==> flow/design.v (excerpt) <==
module SHA256(
clk,
rst_n,
valid_in,
valid_out,
message,
Hash_result);
input clk, rst_n, valid_in;
input [439:0] message;
output reg valid_out;
output reg [255:0] Hash_result;
reg [1:0] next_state,state;
reg [6:0] count;
reg [31:0] a_temp, b_temp, c_temp, d_temp, e_temp, f_temp, g_temp, h_temp;
reg [31:0] k;
reg [511:0] chunk;
reg [31:0] mreg_0, mreg_1, mreg_2, mreg_3, mreg_4, mreg_5, mreg_6, mreg_7, mreg_8, mreg_9, mreg_10, mreg_11, mreg_12, mreg_13, mreg_14, mreg_15;
wire [31:0] sigma_0, sigma_1, cap_sigma_0, cap_sigma_1, maj, ch;
parameter H0 = 32'h6a09e667;
parameter H1 = 32'hbb67ae85;
parameter H2 = 32'h3c6ef372;
parameter H3 = 32'ha54ff53a;
parameter H5 = 32'h9b05688c;
parameter H4 = 32'h510e527f;
parameter H6 = 32'h1f83d9ab;
parameter H7 = 32'h5be0cd19;
parameter K0 = 32'h428a2f98;
parameter K1 = 32'h71374491;
parameter K2 = 32'hb5c0fbcf;
parameter K3 = 32'he9b5dba5;
parameter K4 = 32'h3956c25b;
parameter K5 = 32'h59f111f1;
parameter K6 = 32'h923f82a4;
parameter K7 = 32'hab1c5ed5;
parameter K8 = 32'hd807aa98;
parameter K9 = 32'h12835b01;
parameter K10 = 32'h243185be;
parameter K11 = 32'h550c7dc3;
parameter K12 = 32'h72be5d74;
parameter K13 = 32'h80deb1fe;
parameter K14 = 32'h9bdc06a7;
parameter K15 = 32'hc19bf174;
parameter K16 = 32'he49b69c1;
parameter K17 = 32'hefbe4786;
parameter K18 = 32'h0fc19dc6;
parameter K19 = 32'h240ca1cc;
parameter K20 = 32'h2de92c6f;
parameter K21 = 32'h4a7484aa;
parameter K22 = 32'h5cb0a9dc;
parameter K23 = 32'h76f988da;
parameter K24 = 32'h983e5152;
  ...
make LEC_CHECK=0 CAP_MARGIN=5 CORE_MARGIN=2 CORE_UTILIZATION=70 CTS_CLUSTER_SIZE=56 HOLD_SLACK_MARGIN=-0.08 SETUP_SLACK_MARGIN=-0.33 SLEW_MARGIN=20 finish   # period 5.73 ns
run.sh (not shown) runs the stock make flow with config.mk's settings and CLKGATE_MAP_FILE=.
The starting point failed in global routing (5_1_grt).
Next try:
==> flow/config.mk (replaced) <==
export PLATFORM = sky130hd
export DESIGN_NAME = SHA256
export DESIGN_NICKNAME = SHA256
export VERILOG_FILES = /design/flow/design.v
export SDC_FILE = /design/flow/constraint.sdc
export NUM_CORES = 4
export LEC_CHECK = 0
export ABC_AREA = 0
export CAP_MARGIN = 0
export CELL_PAD_IN_SITES_GLOBAL_PLACEMENT = 0
export CORE_ASPECT_RATIO = 0.89
export CORE_MARGIN = 2
export CORE_UTILIZATION = 72
export CTS_CLUSTER_DIAMETER = 364
export CTS_CLUSTER_SIZE = 40
export HOLD_SLACK_MARGIN = -0.09
export PLACE_DENSITY_LB_ADDON = 0.07
export SETUP_SLACK_MARGIN = 1.31
export SLEW_MARGIN = 20
export TNS_END_PERCENT = 40
==> flow/constraint.sdc (replaced) <==
create_clock -name core_clock -period 4.43 [get_ports {clk}]
set_input_delay 0.8860 -clock core_clock [delete_from_list [all_inputs] [get_ports {clk}]]
set_output_delay 0.8860 -clock core_clock [all_outputs]
set_load 0.01 [all_outputs]
The new run stopped in global routing (5_1_grt).
Area after synthesis stays the same.
Die size is lower by 2.7%.
Synthesized cell count does not change.
Next try:
==> flow/config.mk (replaced) <==
export PLATFORM = sky130hd
export DESIGN_NAME = SHA256
export DESIGN_NICKNAME = SHA256
export VERILOG_FILES = /design/flow/design.v
export SDC_FILE = /design/flow/constraint.sdc
export NUM_CORES = 4
export LEC_CHECK = 0
export ABC_AREA = 1
export CAP_MARGIN = 20
export CELL_PAD_IN_SITES_GLOBAL_PLACEMENT = 0
export CORE_MARGIN = 2
export CORE_UTILIZATION = 72
export CTS_CLUSTER_SIZE = 40
export PLACE_DENSITY_LB_ADDON = 0.07
export SETUP_SLACK_MARGIN = 0.74
export SLEW_MARGIN = 20
export TNS_END_PERCENT = 40
The new run stopped in global routing (5_1_grt), error GRT-0116.
Die area climbs by 4.7%.
Synthesized cell count climbs by 23%.
Synthesized area climbs by about 5%.
Next try:
==> flow/config.mk (replaced) <==
export PLATFORM = sky130hd
export DESIGN_NAME = SHA256
export DESIGN_NICKNAME = SHA256
export VERILOG_FILES = /design/flow/design.v
export SDC_FILE = /design/flow/constraint.sdc
export NUM_CORES = 4
export LEC_CHECK = 0
export CAP_MARGIN = 5
export CELL_PAD_IN_SITES_GLOBAL_PLACEMENT = 0
export CORE_MARGIN = 4
export CORE_UTILIZATION = 70
export CTS_CLUSTER_DIAMETER = 362
export SLEW_MARGIN = 20
export TNS_END_PERCENT = 40
==> flow/constraint.sdc (replaced) <==
create_clock -name core_clock -period 5.3 [get_ports {clk}]
set_input_delay 1.0600 -clock core_clock [delete_from_list [all_inputs] [get_ports {clk}]]
set_output_delay 1.0600 -clock core_clock [all_outputs]
set_load 0.01 [all_outputs]
- With this change the flow finished but failed the layout checks on setup timing
- area after synthesis is lower by a few percent
- die area is higher slightly
- synthesized cell count is lower by about a fifth
Next try:
==> flow/config.mk (replaced) <==
export PLATFORM = sky130hd
export DESIGN_NAME = SHA256
export DESIGN_NICKNAME = SHA256
export VERILOG_FILES = /design/flow/design.v
export SDC_FILE = /design/flow/constraint.sdc
export NUM_CORES = 4
export LEC_CHECK = 0
export CAP_MARGIN = 25
export CELL_PAD_IN_SITES_GLOBAL_PLACEMENT = 1
export CORE_MARGIN = 2
export CORE_UTILIZATION = 32
export CTS_CLUSTER_DIAMETER = 331
export GPL_ROUTABILITY_DRIVEN = 1
export GPL_TIMING_DRIVEN = 0
export MAX_ROUTING_LAYER = met5
export PLACE_DENSITY_LB_ADDON = 0.13
export SETUP_SLACK_MARGIN = -0.01
export SLEW_MARGIN = 25
==> flow/constraint.sdc (replaced) <==
create_clock -name core_clock -period 4.67 [get_ports {clk}]
set_input_delay 0.9340 -clock core_clock [delete_from_list [all_inputs] [get_ports {clk}]]
set_output_delay 0.9340 -clock core_clock [all_outputs]
set_load 0.01 [all_outputs]
What happened: The new run ran to the end with violations: setup timing. Design area is higher by 2.1%. Cell count is higher by 16%. Die area is higher by 110%. Setup slack got worse by 0.97 ns. Wire length is higher by 4.4%. Core utilization is lower by 47 points. Register-to-register slack got worse by 0.97 ns. Non-clock buffer count is lower by 61. Clock skew is lower by 0.022 ns.
